==> inputs of 10-01 <==
==> flow/design.v (excerpt) <==
module mult16_top (
  input         clk,
  input  [15:0] a,
  input  [15:0] b,
  output [31:0] p
);
  reg  [15:0] a_r, b_r;
  reg  [31:0] p_r;
  wire [31:0] o;
  multiplier_16bit u_mul (.a(a_r), .b(b_r), .o(o));
  always @(posedge clk) begin
    a_r <= a;
    b_r <= b;
    p_r <= o;
  end
  assign p = p_r;
endmodule
clock: 15.0 ns
lec_check: 0
cap_margin: 40
cell_pad_in_sites_detail_placement: 2
cell_pad_in_sites_global_placement: 3
core_aspect_ratio: 0.72
core_margin: 8
core_utilization: 30
gpl_routability_driven: 0
max_routing_layer: met4
min_routing_layer: met2
place_density_lb_addon: 0.04
setup_slack_margin: 4.21
slew_margin: 0
tns_end_percent: 35
run.sh (not shown) runs the stock make flow with config.mk's settings and CLKGATE_MAP_FILE=.
==> 07-04: changes against 10-01 <==
==> flow/config.mk (replaced) <==
export PLATFORM = sky130hd
export DESIGN_NAME = mult16_top
export DESIGN_NICKNAME = mult16_top
export VERILOG_FILES = /design/flow/design.v
export SDC_FILE = /design/flow/constraint.sdc
export NUM_CORES = 4
export LEC_CHECK = 0
export CAP_MARGIN = 20
export CORE_MARGIN = 2
export CORE_UTILIZATION = 50
export MAX_ROUTING_LAYER = met4
export PLACE_DENSITY_LB_ADDON = 0.26
export SLEW_MARGIN = 20
==> 04-27: changes against 10-01 <==
==> flow/config.mk (replaced) <==
export PLATFORM = sky130hd
export DESIGN_NAME = mult16_top
export DESIGN_NICKNAME = mult16_top
export VERILOG_FILES = /design/flow/design.v
export SDC_FILE = /design/flow/constraint.sdc
export NUM_CORES = 4
export LEC_CHECK = 0
export CAP_MARGIN = 20
export CORE_MARGIN = 2
export CORE_UTILIZATION = 40
export SETUP_SLACK_MARGIN = -1.48
export SLEW_MARGIN = 20
export TNS_END_PERCENT = 15
==> results <==
                                                                 07-04           10-01           04-27
Cell with the largest stage delay on the worst path            dfxtp_1            fa_2         dfxtp_1
Drt initial violations                                             102             236             135
Non-clk buf share                                               7.539%          7.972%          7.474%
Tapcells                                                           188             331             260
DR vias                                                          4,487           5,761           4,445
Non-CTS buffers                                                     64              72              64
Post-route worst hold slack                                  0.6942 ns       0.8045 ns       0.7086 ns
Register area                                             0.001281 mm²    0.001314 mm²    0.001281 mm²
Vertical die dimension                                        128.1 µm        152.0 µm        142.8 µm
Data arrival, critical path                                   14.27 ns        12.80 ns        14.28 ns
Routed wire length per instance                               13.06 µm        14.65 µm        12.08 µm
Post_cts resized                                                     0              26               0
Late-Pin Clk Latency                                           0.34 ns         0.35 ns         0.34 ns
Initial Utilization                                             50.88%          30.66%          40.92%
Area of the core region                                    0.01515 mm²     0.02514 mm²     0.01883 mm²
Result of the run                                       finished clean  finished clean  finished clean
Sequential portion of the cell area                             15.08%          14.95%          14.95%
Final estimated routing congestion in global placement          0.7725               -          0.7517
Cell area after layout                                    0.008497 mm²    0.008790 mm²    0.008571 mm²
Final min period                                              14.05 ns        12.57 ns        14.06 ns

* * *

==> run E: inputs <==
Starting RTL as in the previous note.
Settings: LEC_CHECK=0, CAP_MARGIN=40, CELL_PAD_IN_SITES_DETAIL_PLACEMENT=2, CELL_PAD_IN_SITES_GLOBAL_PLACEMENT=1, CORE_ASPECT_RATIO=0.72, CORE_MARGIN=2, CORE_UTILIZATION=30, MAX_ROUTING_LAYER=met5, MIN_ROUTING_LAYER=met2, PLACE_DENSITY_LB_ADDON=0.26, SETUP_SLACK_MARGIN=4.21, SLEW_MARGIN=20, TNS_END_PERCENT=35; clock period 15.0 ns.
==> inputs of run A, as changes to run E <==
==> flow/config.mk (replaced) <==
export PLATFORM = sky130hd
export DESIGN_NAME = mult16_top
export DESIGN_NICKNAME = mult16_top
export VERILOG_FILES = /design/flow/design.v
export SDC_FILE = /design/flow/constraint.sdc
export NUM_CORES = 4
export LEC_CHECK = 0
export CAP_MARGIN = 20
export CORE_ASPECT_RATIO = 0.5
export CORE_MARGIN = 2
export CORE_UTILIZATION = 40
export SETUP_SLACK_MARGIN = -1.43
export SLEW_MARGIN = 20
==> inputs of run G, as changes to run E <==
==> flow/config.mk (replaced) <==
export PLATFORM = sky130hd
export DESIGN_NAME = mult16_top
export DESIGN_NICKNAME = mult16_top
export VERILOG_FILES = /design/flow/design.v
export SDC_FILE = /design/flow/constraint.sdc
export NUM_CORES = 4
export LEC_CHECK = 0
export ABC_AREA = 1
export CAP_MARGIN = 20
export CORE_MARGIN = 2
export CORE_UTILIZATION = 68
export SLEW_MARGIN = 20
==> flow/constraint.sdc (replaced) <==
create_clock -name core_clock -period 21.7 [get_ports {clk}]
set_input_delay 4.3400 -clock core_clock [delete_from_list [all_inputs] [get_ports {clk}]]
set_output_delay 4.3400 -clock core_clock [all_outputs]
set_load 0.01 [all_outputs]
==> qor summary <==
metric                                                                             run E                     run G                     run A
Result of the run                                       no timing/DRC/antenna violations  no timing/DRC/antenna violations  no timing/DRC/antenna violations
AND/OR/NAND/NOR Cells, Area Fraction                                               0.139                     0.120                     0.139
Vias per inst                                                                       5.69                      5.11                      4.61
Met2 usage in global routing                                                       0.241                     0.388                     0.225
Overall fraction of global-route tracks in use                                     0.202                     0.210                     0.141
Cell occurring most often along the worst timing path              sky130_fd_sc_hd__fa_2     sky130_fd_sc_hd__fa_1     sky130_fd_sc_hd__fa_1
Final min period                                                                12.77 ns                  14.13 ns                  14.09 ns
Area post-placement                                                             8410 µm²                  8160 µm²                  8270 µm²
Worst reg2reg setup slack                                                        2.23 ns                   7.57 ns                   0.91 ns
Final standard cell count with taps included and fillers excluded                  1,050                       891                       969
CTS resizes                                                                           23                         0                         0
Detailed Route Iter0 Violations                                                      378                       102                       121
Register share after synthesis                                                     0.166                     0.160                     0.166
Highest-delay cell along the critical path                         sky130_fd_sc_hd__fa_2  sky130_fd_sc_hd__dfxtp_1  sky130_fd_sc_hd__dfxtp_1
Largest fanout on the critical path                                                    5                        16                        16
Hold Path Origin                                                                  a_r[0]                    a_r[0]                    b_r[0]
Arrival @ worst endpoint                                                        13.01 ns                  14.35 ns                  14.31 ns
Number of cells in the yosys synthesis report                                        674                       733                       674
CP bufs+invs                                                                           4                         5                         4
Count of inverters other than clock inverters in the layout                           71                       109                        71

* * *

==> 09-14: inputs <==
Starting RTL as in the previous note.
export LEC_CHECK = 0
export ABC_AREA = 1
export CAP_MARGIN = 20
export CORE_MARGIN = 2
export CORE_UTILIZATION = 68
export CTS_CLUSTER_SIZE = 98
export SLEW_MARGIN = 20
create_clock -name core_clock -period 10.1 [get_ports {clk}]
==> inputs of 06-24, as changes to 09-14 <==
- CAP_MARGIN: 20 -> 5
- CORE_UTILIZATION: 68 -> 58
- CTS_CLUSTER_DIAMETER: default -> 328
- PLACE_DENSITY: default -> 0.42
==> flow/constraint.sdc (replaced) <==
create_clock -name core_clock -period 15.0 [get_ports {clk}]
set_input_delay 3.0000 -clock core_clock [delete_from_list [all_inputs] [get_ports {clk}]]
set_output_delay 3.0000 -clock core_clock [all_outputs]
set_load 0.01 [all_outputs]
==> qor summary <==
quantity                                                                                                     06-24            09-14
Outcome                                                                                    complete, no violations  failed layout checks
Reasons for failing layout checks                                                                                -     setup timing
Mean routed wirelength per cell                                                                            12.5 µm          13.7 µm
Setup slack after layout                                                                                  0.923 ns         -2.40 ns
Worst R2R Setup Slack                                                                                      0.92 ns         -2.40 ns
Count of nets after finishing                                                                                1,017            1,063
Pre-CTS setup slack                                                                                       0.869 ns         -2.66 ns
Post-CTS clock slew at the launch and capture registers of the worst setup and hold paths                  0.05 ns          0.06 ns
Setup clock skew after layout                                                                           0.00443 ns       0.00762 ns
Die Span Y                                                                                                  122 µm           113 µm
Vias in the first global route                                                                               5,092            5,395
Routing usage on met2                                                                                        34.2%            41.8%
Non-Clock Buffer Count                                                                                          64              110
Placed Cells incl. Taps                                                                                        909              922
Slew of the pin with the lowest slew margin                                                               0.639 ns         0.636 ns
Non-Filler Instances                                                                                           924              938
Placed wire-length estimate                                                                                9.84 mm          10.6 mm
Met3 Routed Length                                                                                          297 µm           357 µm

* * *

==> inputs of 07-06 <==
mult16_top again, from the RTL that the note above started with.
Design mult16_top, start of the top module:
module mult16_top (
  input         clk,
  input  [15:0] a,
  input  [15:0] b,
  output [31:0] p
);
export LEC_CHECK = 0
export ABC_AREA = 0
export CAP_MARGIN = 20
export CORE_MARGIN = 2
export CORE_UTILIZATION = 72
export CTS_CLUSTER_DIAMETER = 348
export CTS_CLUSTER_SIZE = 96
export SETUP_SLACK_MARGIN = 0.69
export SLEW_MARGIN = 20
create_clock -name core_clock -period 6.15 [get_ports {clk}]
==> inputs of 10-27, as changes to 07-06 <==
--- a/flow/config.mk
+++ b/flow/config.mk
@@ -7,3 +7,3 @@
 export LEC_CHECK = 0
-export ABC_AREA = 0
+export ABC_AREA = 1
 export CAP_MARGIN = 20
@@ -11,5 +11,3 @@
 export CORE_UTILIZATION = 72
-export CTS_CLUSTER_DIAMETER = 348
-export CTS_CLUSTER_SIZE = 96
-export SETUP_SLACK_MARGIN = 0.69
+export SETUP_SLACK_MARGIN = 1.19
 export SLEW_MARGIN = 20
==> inputs of 09-18, as changes to 07-06 <==
==> flow/config.mk (replaced) <==
export PLATFORM = sky130hd
export DESIGN_NAME = mult16_top
export DESIGN_NICKNAME = mult16_top
export VERILOG_FILES = /design/flow/design.v
export SDC_FILE = /design/flow/constraint.sdc
export NUM_CORES = 4
export LEC_CHECK = 0
export CAP_MARGIN = 40
export CORE_ASPECT_RATIO = 0.72
export CORE_MARGIN = 2
export CORE_UTILIZATION = 72
export SLEW_MARGIN = 20
==> flow/constraint.sdc (replaced) <==
create_clock -name core_clock -period 12.0 [get_ports {clk}]
set_input_delay 2.4000 -clock core_clock [delete_from_list [all_inputs] [get_ports {clk}]]
set_output_delay 2.4000 -clock core_clock [all_outputs]
set_load 0.01 [all_outputs]
==> qor summary <==
Met2 wire length: 09-18 7530 microns; 07-06 8690 microns; 10-27 7870 microns
Data arrival time of the critical path: 09-18 12.74 ns; 07-06 12.94 ns; 10-27 12.75 ns
Detailed Place HPWL: 09-18 10300 microns; 07-06 11000 microns; 10-27 11000 microns
DRT met1 WL: 09-18 4840 microns; 07-06 4960 microns; 10-27 4860 microns
Maximum fanout along the worst path: 09-18 4; 07-06 4; 10-27 5
Hold Path Stages: 09-18 1; 07-06 1; 10-27 2
Seq share, synth: 09-18 0.166; 07-06 0.166; 10-27 0.160
Worst-case hold slack: 09-18 0.732 ns; 07-06 0.522 ns; 10-27 0.470 ns
Total die size: 09-18 0.0116 sq mm; 07-06 0.0115 sq mm; 10-27 0.0120 sq mm
Result of the run: 09-18 failed layout checks; 07-06 failed layout checks; 10-27 failed layout checks
Layout check failures: 09-18 negative setup slack; 07-06 negative setup slack; 10-27 negative setup slack
Core utilization before placement: 09-18 0.729; 07-06 0.743; 10-27 0.740
Post-route setup TNS: 09-18 -1.33 ns; 07-06 -75.08 ns; 10-27 -72.17 ns
Placement row count: 09-18 32; 07-06 37; 10-27 38
Worst reg2reg setup slack: 09-18 -0.52 ns; 07-06 -6.53 ns; 10-27 -6.35 ns
CLK BUF: 09-18 11; 07-06 13; 10-27 13
